run 1:
==> flow/design.v <==
`timescale 1ns / 1ps
module fir_7_7(
    input clk,
    input rst,
    input [7:0] weight_data,
    input [2:0] weight_idx,
    input weight_valid,
    output weight_ready,
    input [7:0] input_data,
    input input_valid,
    output input_ready,
    output [15:0] output_data,
    input output_ready,
    output output_valid 
    );
    reg i_ready;
    reg w_ready;
    assign input_ready = i_ready;
    assign weight_ready = w_ready;
    wire [15:0] products [6:0];
    wire [15:0] sums [ 5:0];
    reg [7:0] inputs [6:0];
    reg [7:0] weights [6:0];
    reg [15:0] result;
    assign output_data = result;
    reg output_valid_delay;
    reg output_valid_r;
    assign output_valid = output_valid_r;
    always@(posedge clk)
    begin
        if(input_valid & input_ready)
            output_valid_delay <= 1;
        else
            output_valid_delay <= 0;
        output_valid_r <= output_valid_delay;
    end
    always@(posedge clk)
    begin
        if(rst)
        begin
            inputs[0] <= 0;
            inputs[1] <= 0;
            inputs[2] <= 0;
            inputs[3] <= 0;
            inputs[4] <= 0;
            inputs[5] <= 0;
            inputs[6] <= 0;
            weights[0] <= 0;
            weights[1] <= 0;
            weights[2] <= 0;
            weights[3] <= 0;
            weights[4] <= 0;
            weights[5] <= 0;
            weights[6] <= 0;
            result <= 0;
            i_ready <= 0;
            w_ready <= 0;
        end else begin
            i_ready <= 1;
            w_ready <= 1;
            if(weight_ready & weight_valid)begin
                weights[weight_idx] <= weight_data;
            end
            if(input_valid & input_ready)begin
                inputs[0] <= input_data;
                inputs[1] <= inputs[0];
                inputs[2] <= inputs[1];
                inputs[3] <= inputs[2];
                inputs[4] <= inputs[3];
                inputs[5] <= inputs[4];
                inputs[6] <= inputs[5];
            end
            if(output_valid & output_ready)begin
                result <= sums[5];
            end
        end
    end
    multiplier m0(inputs[0], weights[0], products[0]);
    multiplier m1(inputs[1], weights[1], products[1]);
    multiplier m2(inputs[2], weights[2], products[2]);
    multiplier m3(inputs[3], weights[3], products[3]);
    multiplier m4(inputs[4], weights[4], products[4]);
    multiplier m5(inputs[5], weights[5], products[5]);
    multiplier m6(inputs[6], weights[6], products[6]);
    adder a0(products[0], products[1], sums[0]);
    adder a1(products[2], products[3], sums[1]);
    adder a2(products[4], products[5], sums[2]);
    adder a3(products[6], sums[0], sums[3]);
    adder a4(sums[1], sums[2], sums[4]);
    adder a5(sums[3], sums[4], sums[5]);
endmodule
module adder(
    input [15:0] addend1,
    input [15:0] addend2,
    output [15:0] sum
    );
    assign sum = addend1 + addend2;
endmodule
module multiplier(
    input [7:0] weight_data,
    input [7:0] input_data,
    output [15:0] product
    );
    assign product = weight_data * input_data;
endmodule
make LEC_CHECK=0 CAP_MARGIN=20 CORE_MARGIN=2 CORE_UTILIZATION=59 SETUP_SLACK_MARGIN=1.43 SLEW_MARGIN=20 finish   # period 5.78 ns
run.sh (not shown) runs the stock make flow with config.mk's settings and CLKGATE_MAP_FILE=.
Run 1 finished all stages; however, its layout fails the closing checks, the failures being setup timing.
> inputs changed (run 1 -> run 2)
--- a/flow/config.mk
+++ b/flow/config.mk
@@ -7,6 +7,10 @@
 export LEC_CHECK = 0
-export CAP_MARGIN = 20
+export ABC_AREA = 1
+export CAP_MARGIN = 15
 export CORE_MARGIN = 2
-export CORE_UTILIZATION = 59
-export SETUP_SLACK_MARGIN = 1.43
+export CORE_UTILIZATION = 72
+export CTS_CLUSTER_SIZE = 75
+export HOLD_SLACK_MARGIN = 0.3
+export PLACE_DENSITY_LB_ADDON = 0.01
+export SETUP_SLACK_MARGIN = 1.6
 export SLEW_MARGIN = 20
Results
On floorplan core density: between run 2 and run 1, it ends up higher for run 2. Ratio of final minimum period to clock period on run 2 is down relative to run 1. | run 1 | all stages done | FAIL | setup timing |. Run 2 -> stages 100% | layout checks FAIL | setup timing. Net count after synthesis, run 2 vs run 1: up by more than 10%.
Edits applied to the flow inputs when going from run 2 to run 3:
==> flow/config.mk <==
export PLATFORM = sky130hd
export DESIGN_NAME = fir_7_7
export DESIGN_NICKNAME = fir_7_7
export VERILOG_FILES = /design/flow/design.v
export SDC_FILE = /design/flow/constraint.sdc
export NUM_CORES = 4
export LEC_CHECK = 0
export CAP_MARGIN = 20
export CORE_MARGIN = 2
export CORE_UTILIZATION = 69
export SLEW_MARGIN = 20
==> flow/constraint.sdc <==
create_clock -name core_clock -period 9.52 [get_ports {clk}]
set_input_delay 1.9040 -clock core_clock [delete_from_list [all_inputs] [get_ports {clk}]]
set_output_delay 1.9040 -clock core_clock [all_outputs]
set_load 0.01 [all_outputs]
## What came out
- From run 2 to run 3 the numbers moved as follows: highest achievable clock rate decreased about 7%; clock-cell share of area increased 0.36 points; finished layout cell area decreased about 14%; number of antenna violations at the first check in global routing decreased 1; part of the total power dissipated in combinational logic decreased 53 points.
- Sequential fraction of total cell area delta for run 3 relative to run 2: 1.9 points higher
- Going from run 2 to run 3, total power per unit cell area shrank by more than half.
- Lower wire length of the first global-routing pass goes to run 3 over run 2.
- Compared with run 2, run 3 shows a higher fraction of synthesized cell area in xor and xnor cells.
- Run 3 finished end to end and its layout was clean on timing, DRC and antenna.
- The wire length on met2 in run 2 is 1.13 times that in run 3.
Here is what was changed in the inputs of run 4 compared with run 3.
--- a/flow/config.mk
+++ b/flow/config.mk
@@ -9,3 +9,3 @@
 export CORE_MARGIN = 2
-export CORE_UTILIZATION = 69
+export CORE_UTILIZATION = 40
 export SLEW_MARGIN = 20
==> flow/constraint.sdc <==
create_clock -name core_clock -period 8.0 [get_ports {clk}]
set_input_delay 1.6000 -clock core_clock [delete_from_list [all_inputs] [get_ports {clk}]]
set_output_delay 1.6000 -clock core_clock [all_outputs]
set_load 0.01 [all_outputs]
==> comparison <==
- Between run 3 and run 4, the clock skew does not differ in any meaningful way.
- Portion of the post-synthesis area used by sequential elements came out exactly the same in run 3 and run 4.
- Number of fillers in the final layout for run 4 is higher than for run 3.
- Sort run 3 and run 4 by count of clock-buffer cells in the layout, descending, and run 3 comes first.
Power is estimated from default activity; no workload was simulated.
